==> inputs of willow <==
==> flow/design.v <==
module input_buffer #(parameter DATA_WIDTH = 8, parameter SIZE = 64)(
    input logic clk,
    input logic rst,
    input logic write_en,
    input logic [DATA_WIDTH-1:0] data_in,
    output logic [DATA_WIDTH-1:0] data_out,
    input logic [$clog2(SIZE)-1:0] read_addr,
    input logic [$clog2(SIZE)-1:0] write_addr
);
    logic [DATA_WIDTH-1:0] buffer [0:SIZE-1];
    always_ff @(posedge clk or posedge rst) begin
        if (rst)
            for (int i = 0; i < SIZE; i++) buffer[i] <= 0;
        else if (write_en)
            buffer[write_addr] <= data_in;
    end
    assign data_out = buffer[read_addr];
endmodule
module weight_buffer #(parameter DATA_WIDTH = 8, parameter SIZE = 9)(
    input logic clk,
    input logic rst,
    input logic write_en,
    input logic [DATA_WIDTH-1:0] data_in,
    input logic [$clog2(SIZE)-1:0] write_addr,
    output logic [SIZE*DATA_WIDTH-1:0] weights
);
    logic [DATA_WIDTH-1:0] buffer [0:SIZE-1];
    always_ff @(posedge clk or posedge rst) begin
        if (rst)
            for (int i = 0; i < SIZE; i++) buffer[i] <= 0;
        else if (write_en)
            buffer[write_addr] <= data_in;
    end
    for (genvar g = 0; g < SIZE; g++) begin : g_out
        assign weights[g*DATA_WIDTH +: DATA_WIDTH] = buffer[g];
    end
endmodule
module conv2d_core #(parameter DATA_WIDTH = 8)(
    input logic clk,
    input logic rst,
    input logic [9*DATA_WIDTH-1:0] input_window,
    input logic [9*DATA_WIDTH-1:0] weights,
    output logic signed [2*DATA_WIDTH-1:0] conv_out
);
    logic signed [2*DATA_WIDTH-1:0] acc, acc_next;
    always_comb begin
        acc_next = 0;
        for (int i = 0; i < 9; i++) begin
            acc_next += $signed(input_window[i*DATA_WIDTH +: DATA_WIDTH]) * $signed(weights[i*DATA_WIDTH +: DATA_WIDTH]);
        end
    end
    always_ff @(posedge clk or posedge rst) begin
        if (rst)
            acc <= 0;
        else
            acc <= acc_next;
    end
    assign conv_out = acc;
endmodule
module relu #(parameter DATA_WIDTH = 16)(
    input logic signed [DATA_WIDTH-1:0] in,
    output logic signed [DATA_WIDTH-1:0] out
);
    assign out = (in > 0) ? in : 0;
endmodule
module max_pool #(parameter DATA_WIDTH = 8)(
    input logic [DATA_WIDTH-1:0] in0, in1, in2, in3,
    output logic [DATA_WIDTH-1:0] out
);
    assign out = (in0 > in1) ? (in0 > in2 ? (in0 > in3 ? in0 : in3) : (in2 > in3 ? in2 : in3)) :
                              (in1 > in2 ? (in1 > in3 ? in1 : in3) : (in2 > in3 ? in2 : in3));
endmodule
module cnn_accel (
    input  logic        clk,
    input  logic        rst,
    input  logic        wr_en,
    input  logic        wr_sel,      
    input  logic [5:0]  wr_addr,
    input  logic [7:0]  wr_data,
    input  logic        start,
    output logic        ready,
    output logic        out_valid,
    output logic [15:0] out_data
);
    typedef enum logic [1:0] {S_IDLE, S_READ, S_CONV, S_POOL} state_t;
    state_t state;
    logic [3:0] k;           
    logic [1:0] s;           
    logic [1:0] py, px;      
    logic [7:0]  pix;
    logic [5:0]  rd_addr;
    logic [71:0] weights;
    logic [7:0]  win [0:8];
    logic [71:0] win_flat;
    logic signed [15:0] conv_out, relu_out;
    logic [15:0] pool_r [0:3];
    logic [15:0] pool_out;
    logic        out_valid_r;
    assign ready = (state == S_IDLE);
    input_buffer #(.DATA_WIDTH(8), .SIZE(64)) u_ibuf (
        .clk(clk), .rst(rst),
        .write_en(wr_en & ~wr_sel & ready),
        .data_in(wr_data),
        .data_out(pix),
        .read_addr(rd_addr),
        .write_addr(wr_addr)
    );
    weight_buffer #(.DATA_WIDTH(8), .SIZE(9)) u_wbuf (
        .clk(clk), .rst(rst),
        .write_en(wr_en & wr_sel & ready),
        .data_in(wr_data),
        .write_addr(wr_addr[3:0]),
        .weights(weights)
    );
    conv2d_core #(.DATA_WIDTH(8)) u_conv (
        .clk(clk), .rst(rst),
        .input_window(win_flat),
        .weights(weights),
        .conv_out(conv_out)
    );
    for (genvar g = 0; g < 9; g++) begin : g_win
        assign win_flat[g*8 +: 8] = win[g];
    end
    relu #(.DATA_WIDTH(16)) u_relu (.in(conv_out), .out(relu_out));
    max_pool #(.DATA_WIDTH(16)) u_pool (
        .in0(pool_r[0]), .in1(pool_r[1]), .in2(pool_r[2]), .in3(pool_r[3]),
        .out(pool_out)
    );
    logic [1:0] ky, kx;
    always_comb begin
        case (k)
            4'd0: begin ky = 2'd0; kx = 2'd0; end
            4'd1: begin ky = 2'd0; kx = 2'd1; end
            4'd2: begin ky = 2'd0; kx = 2'd2; end
            4'd3: begin ky = 2'd1; kx = 2'd0; end
            4'd4: begin ky = 2'd1; kx = 2'd1; end
            4'd5: begin ky = 2'd1; kx = 2'd2; end
            4'd6: begin ky = 2'd2; kx = 2'd0; end
            4'd7: begin ky = 2'd2; kx = 2'd1; end
            default: begin ky = 2'd2; kx = 2'd2; end
        endcase
    end
    logic [2:0] row, col;
    assign row = {py, 1'b0} + {2'b00, s[1]} + {1'b0, ky};
    assign col = {px, 1'b0} + {2'b00, s[0]} + {1'b0, kx};
    assign rd_addr = {row, col};
    always_ff @(posedge clk or posedge rst) begin
        if (rst) begin
            state       <= S_IDLE;
            k           <= 4'd0;
            s           <= 2'd0;
            py          <= 2'd0;
            px          <= 2'd0;
            out_valid_r <= 1'b0;
            for (int i = 0; i < 9; i++) win[i] <= 8'd0;
            for (int i = 0; i < 4; i++) pool_r[i] <= 16'd0;
        end else begin
            out_valid_r <= 1'b0;
            case (state)
                S_IDLE: begin
                    if (start) begin
                        state <= S_READ;
                        k  <= 4'd0;
                        s  <= 2'd0;
                        py <= 2'd0;
                        px <= 2'd0;
                    end
                end
                S_READ: begin
                    win[k] <= pix;
                    if (k == 4'd8) state <= S_CONV;
                    else k <= k + 4'd1;
                end
                S_CONV: begin
                    state <= S_POOL;
                end
                S_POOL: begin
                    pool_r[s] <= relu_out;
                    k <= 4'd0;
                    if (s == 2'd3) begin
                        out_valid_r <= 1'b1;
                        s <= 2'd0;
                        if (px == 2'd2) begin
                            px <= 2'd0;
                            if (py == 2'd2) begin
                                py <= 2'd0;
                                state <= S_IDLE;
                            end else begin
                                py <= py + 2'd1;
                                state <= S_READ;
                            end
                        end else begin
                            px <= px + 2'd1;
                            state <= S_READ;
                        end
                    end else begin
                        s <= s + 2'd1;
                        state <= S_READ;
                    end
                end
                default: state <= S_IDLE;
            endcase
        end
    end
    assign out_valid = out_valid_r;
    assign out_data  = pool_out;
endmodule
==> flow/run.sh <==
#!/bin/bash
# the make line also repeats each setting of config.mk as NAME=value (left out here)
make -C /OpenROAD-flow-scripts/flow DESIGN_CONFIG=/design/flow/config.mk WORK_HOME=/design/flow/orfs CLKGATE_MAP_FILE= finish
==> flow/config.mk <==
export PLATFORM = sky130hd
export DESIGN_NAME = cnn_accel
export DESIGN_NICKNAME = cnn_accel
export VERILOG_FILES = /design/flow/design.v
export SDC_FILE = /design/flow/constraint.sdc
export NUM_CORES = 4
export LEC_CHECK = 0
export CAP_MARGIN = 10
export CORE_MARGIN = 2
export CORE_UTILIZATION = 66
export CTS_CLUSTER_DIAMETER = 30
export MAX_ROUTING_LAYER = met4
export SETUP_SLACK_MARGIN = 1.51
export SLEW_MARGIN = 20
==> flow/constraint.sdc <==
create_clock -name core_clock -period 5.2 [get_ports {clk}]
set_input_delay 1.0400 -clock core_clock [delete_from_list [all_inputs] [get_ports {clk}]]
set_output_delay 1.0400 -clock core_clock [all_outputs]
set_load 0.01 [all_outputs]
==> yarrow: changes against willow <==
- CAP_MARGIN: 10 -> 35
- CELL_PAD_IN_SITES_DETAIL_PLACEMENT: unset -> 2
- CORE_MARGIN: 2 -> 7
- CORE_UTILIZATION: 66 -> 56
- CTS_CLUSTER_DIAMETER: 30 -> unset
- GPL_ROUTABILITY_DRIVEN: unset -> 0
- SETUP_SLACK_MARGIN: 1.51 -> -0.31
==> flow/constraint.sdc (replaced) <==
create_clock -name core_clock -period 10.0 [get_ports {clk}]
set_input_delay 2.0000 -clock core_clock [delete_from_list [all_inputs] [get_ports {clk}]]
set_output_delay 2.0000 -clock core_clock [all_outputs]
set_load 0.01 [all_outputs]
==> comparison <==
Between willow and yarrow, the lower die area is in willow (gap 20%, measured against yarrow). In synthesized area, yarrow and willow do not differ. willow completed, yet does not pass: setup timing. yarrow never finished: it broke off in 3_5_place_dp (DPL-0033). In synthesized cell count, willow and yarrow do not differ.

* * *

==> inputs of v33 <==
RTL: the design.v shown in full above, as it stands there.
clock: 12.5 ns
lec_check: 0
cap_margin: 25
core_margin: 4
core_utilization: 39
gpl_routability_driven: 0
gpl_timing_driven: 1
min_routing_layer: met2
place_density_lb_addon: 0.19
setup_slack_margin: 2.38
slew_margin: 15
tns_end_percent: 65
run.sh (not shown) runs the stock make flow with config.mk's settings and CLKGATE_MAP_FILE=.
==> v22 (differences from v33) <==
Settings changed: CAP_MARGIN 25 to 20, CORE_MARGIN 4 to 2, CORE_UTILIZATION 39 to 72, CTS_CLUSTER_SIZE set to 10, GPL_ROUTABILITY_DRIVEN 0 to unset, GPL_TIMING_DRIVEN 1 to unset, MIN_ROUTING_LAYER met2 to unset, PLACE_DENSITY set to 0.38, PLACE_DENSITY_LB_ADDON 0.19 to unset, SETUP_SLACK_MARGIN 2.38 to unset, SLEW_MARGIN 15 to 20, TNS_END_PERCENT 65 to 5.
==> flow/constraint.sdc (replaced) <==
create_clock -name core_clock -period 5.94 [get_ports {clk}]
set_input_delay 1.1880 -clock core_clock [delete_from_list [all_inputs] [get_ports {clk}]]
set_output_delay 1.1880 -clock core_clock [all_outputs]
set_load 0.01 [all_outputs]
==> comparison table <==
                                                                                          v22                    v33
Number of cells in the design after placement                                           6,602                  7,212
Sequential group power                                                                6040 µW                3050 µW
Floorplan utilization                                                                   72.7%                  39.4%
Number of antenna violations at the first check in global routing                           5                      6
Placement Setup Slack                                                                -1880 ps                4320 ps
Critical path's largest stage delay                                                    590 ps                 680 ps
Die Size                                                                           83,700 µm²            156,000 µm²
Number of buffers created by CTS                                                           90                     91
Fraction of power consumed by the clock network                                         19.9%                  23.7%
Power of the clock network                                                            5180 µW                2870 µW
Logic area                                                                         36,100 µm²             35,900 µm²
Clock-cell share of area                                                                4.05%                  4.84%
Combinational-cell power consumption                                                14,800 µW                6170 µW
Slowest-stage cell, CP                                                  sky130_fd_sc_hd__fa_2  sky130_fd_sc_hd__fa_1
WL per Instance                                                                       27.3 µm                26.6 µm
Result of the run                                                  complete, but fails checks  no timing/DRC/antenna violations
Reasons for failing layout checks                                                setup timing                      -
Site row count                                                                            104                    141
Met2 track utilization from global routing                                              67.7%                  44.8%
Setup repair after global routing missed its margin                                       yes                     no
Area growth syn-to-layout                                                               12.6%                  10.5%
Met1 demand-to-capacity share in global routing                                         58.3%                     0%
Post-layout util                                                                        81.9%                  43.6%
Core Footprint                                                                     80,500 µm²            149,000 µm²

* * *

==> run P: inputs <==
RTL: the design.v shown in full above, as it stands there.
export LEC_CHECK = 0
export ABC_AREA = 1
export CAP_MARGIN = 20
export CORE_MARGIN = 2
export CORE_UTILIZATION = 72
export CTS_CLUSTER_DIAMETER = 104
export HOLD_SLACK_MARGIN = -0.09
export PLACE_DENSITY_LB_ADDON = 0.03
export SETUP_SLACK_MARGIN = 0.78
export SLEW_MARGIN = 20
create_clock -name core_clock -period 7.22 [get_ports {clk}]
==> run C: changes against run P <==
Settings changed: ABC_AREA 1 to default, CORE_MARGIN 2 to 4, CORE_UTILIZATION 72 to 39, CTS_CLUSTER_DIAMETER 104 to default, GPL_TIMING_DRIVEN from default to 0, HOLD_SLACK_MARGIN -0.09 to default, PLACE_DENSITY_LB_ADDON 0.03 to 0.19, SETUP_SLACK_MARGIN 0.78 to 2.38, TNS_END_PERCENT from default to 50.
==> flow/constraint.sdc (replaced) <==
create_clock -name core_clock -period 12.5 [get_ports {clk}]
set_input_delay 2.5000 -clock core_clock [delete_from_list [all_inputs] [get_ports {clk}]]
set_output_delay 2.5000 -clock core_clock [all_outputs]
set_load 0.01 [all_outputs]
==> run E: changes against run P <==
Settings changed: ABC_AREA 1 to default, CORE_UTILIZATION 72 to 66, CTS_CLUSTER_DIAMETER 104 to default, HOLD_SLACK_MARGIN -0.09 to default, PLACE_DENSITY_LB_ADDON 0.03 to default, SETUP_SLACK_MARGIN 0.78 to default.
==> flow/constraint.sdc (replaced) <==
create_clock -name core_clock -period 12.1 [get_ports {clk}]
set_input_delay 2.4200 -clock core_clock [delete_from_list [all_inputs] [get_ports {clk}]]
set_output_delay 2.4200 -clock core_clock [all_outputs]
set_load 0.01 [all_outputs]
==> run Z: changes against run P <==
Settings changed: CTS_CLUSTER_DIAMETER 104 to default, CTS_CLUSTER_SIZE from default to 74, HOLD_SLACK_MARGIN -0.09 to default, MAX_ROUTING_LAYER from default to met4, PLACE_DENSITY_LB_ADDON 0.03 to 0.01, SETUP_SLACK_MARGIN 0.78 to 2.92.
==> flow/constraint.sdc (replaced) <==
create_clock -name core_clock -period 10.2 [get_ports {clk}]
set_input_delay 2.0400 -clock core_clock [delete_from_list [all_inputs] [get_ports {clk}]]
set_output_delay 2.0400 -clock core_clock [all_outputs]
set_load 0.01 [all_outputs]
==> results <==
| quantity | run Z | run C | run E | run P |
|---|---|---|---|---|
| Outcome | complete, no violations | complete, no violations | complete, no violations | complete, but fails checks |
| Layout check failures | - | - | - | setup timing |
| Share of the final layout cell area in sequential cells | 29.2% | 28.7% | 29.8% | 28.2% |
| GR Util met3 | 19.1% | 5.31% | 6.43% | 16.2% |
| Count of buffering cells on the critical path with inverters included | 7 | 4 | 6 | 7 |
| Net count of the finished layout | 8,330 | 6,461 | 6,290 | 8,555 |
| Overall routed net length | 198 mm | 215 mm | 177 mm | 193 mm |
| Met2 WL post-DR | 83.7 mm | 96.9 mm | 79.6 mm | 84.2 mm |
| Number of instances in the synthesized netlist | 7,385 | 5,308 | 5,308 | 7,385 |
| Final routed wire length divided by cell count | 23.4 um | 28.5 um | 27.1 um | 22.1 um |
| Final critical-path share of the clock period | 75.6% | 68.5% | 67.0% | 106% |
| Post-synthesis instance area | 0.0598 mm2 | 0.0586 mm2 | 0.0586 mm2 | 0.0598 mm2 |
| Met1 layer usage reported by global route | 63.7% | 37.6% | 54.1% | 61.7% |
| Post-layout utilization of the core | 78.8% | 44.1% | 71.4% | 81.4% |
| Iter 0 DRT Violations | 7,449 | 4,253 | 3,976 | 6,811 |
| Accumulated negative setup slack | 0 ns | 0 ns | 0 ns | -1.56 ns |
| Number of cells in the yosys synthesis report | 7,385 | 5,308 | 5,308 | 7,385 |
| Number of inserted diodes | 17 | 7 | 3 | 7 |
| Iteration count of the initial detailed-routing pass | 11 | 7 | 6 | 9 |

* * *

==> inputs of job 8633 <==
RTL: the design.v shown in full above, as it stands there.
make LEC_CHECK=0 CAP_MARGIN=20 CORE_MARGIN=2 CORE_UTILIZATION=37 SLEW_MARGIN=20 finish   # period 8.27 ns
==> job 2730: changes against job 8633 <==
Settings changed: CORE_UTILIZATION 37 to 72, PLACE_DENSITY set to 0.66.
==> flow/constraint.sdc (replaced) <==
create_clock -name core_clock -period 7.12 [get_ports {clk}]
set_input_delay 1.4240 -clock core_clock [delete_from_list [all_inputs] [get_ports {clk}]]
set_output_delay 1.4240 -clock core_clock [all_outputs]
set_load 0.01 [all_outputs]
==> job 8809: changes against job 8633 <==
Settings changed: CORE_MARGIN 2 to 4, CORE_UTILIZATION 37 to 39, PLACE_DENSITY_LB_ADDON set to 0.19.
==> flow/constraint.sdc (replaced) <==
create_clock -name core_clock -period 12.5 [get_ports {clk}]
set_input_delay 2.5000 -clock core_clock [delete_from_list [all_inputs] [get_ports {clk}]]
set_output_delay 2.5000 -clock core_clock [all_outputs]
set_load 0.01 [all_outputs]
==> job 1833: changes against job 8633 <==
Settings changed: ABC_AREA set to 1, CORE_UTILIZATION 37 to 72, CTS_CLUSTER_DIAMETER set to 313, CTS_CLUSTER_SIZE set to 10, PLACE_DENSITY set to 0.38, SETUP_SLACK_MARGIN set to 1.73, TNS_END_PERCENT set to 5.
==> flow/constraint.sdc (replaced) <==
create_clock -name core_clock -period 5.94 [get_ports {clk}]
set_input_delay 1.1880 -clock core_clock [delete_from_list [all_inputs] [get_ports {clk}]]
set_output_delay 1.1880 -clock core_clock [all_outputs]
set_load 0.01 [all_outputs]
==> qor summary <==
| quantity | job 8633 | job 8809 | job 1833 | job 2730 |
|---|---|---|---|---|
| Buffers and inverters on the worst path | 5 | 2 | 11 | 5 |
| Die area | 161500 µm² | 156500 µm² | 85360 µm² | 83660 µm² |
| Length of routed met2 wiring | 87.99 mm | 91.54 mm | 85.86 mm | 81.67 mm |
| DR WL met3 | 14.04 mm | 9.141 mm | 30.55 mm | 18.44 mm |
| Count of non-CTS inverters in the layout | 839 | 839 | 1394 | 839 |
| Placement-stage worst setup slack | 301.7 ps | 4381 ps | -1813 ps | -484.2 ps |
| Status | finished clean | finished clean | failed layout checks | failed layout checks |
| Violated checks | - | - | negative setup slack | max-capacitance violations, max-slew violations, negative setup slack |
| Post-route worst hold slack | 355.7 ps | 343.6 ps | 362.6 ps | 348.5 ps |
| Part of the power in the clock network | 21.8% | 24.0% | 26.4% | 21.5% |
| Core Rows | 146 | 141 | 105 | 104 |
| Portion of total power attributed to sequential cells | 24.3% | 26.0% | 30.1% | 22.9% |
| Max Freq | 0.1267 GHz | 0.1229 GHz | 0.1328 GHz | 0.1328 GHz |
| Startpoint of the worst setup timing path | u_wbuf.buffer[6][0] | win[3][5] | u_wbuf.buffer[4][1] | u_wbuf.buffer[1][4] |
| Pin count of the biggest net entering global routing | 159 | 176 | 151 | 170 |
| Number of global-route vias before repair | 42610 | 42100 | 53180 | 45690 |
| Final Cell Area | 64680 µm² | 64350 µm² | 67710 µm² | 66280 µm² |
| Synth Cell Area | 58580 µm² | 58580 µm² | 59790 µm² | 58580 µm² |
| Count leader, synth | sky130_fd_sc_hd__inv_1 | sky130_fd_sc_hd__inv_1 | sky130_fd_sc_hd__nand2_1 | sky130_fd_sc_hd__inv_1 |
| Synthesis area per yosys | 58580 µm² | 58580 µm² | 59790 µm² | 58580 µm² |
| Biggest fanout along the worst timing path | 9 | 9 | 4 | 5 |
| Number of nets at the end of the flow | 6324 | 6292 | 8602 | 6643 |
| Number of antenna violations at the first check in global routing | 11 | 3 | 12 | 7 |
| Stage-log warning count | 48 | 45 | 49 | 56 |
| Layout fillers | 15270 | 14260 | 5148 | 4729 |
| Routing usage on met3 | 4.252% | 3.285% | 18.12% | 11.20% |
| Number of vias in the routed layout | 40650 | 39520 | 52810 | 43430 |
Power figures rest on the tool's default switching activity, not on a simulated workload.
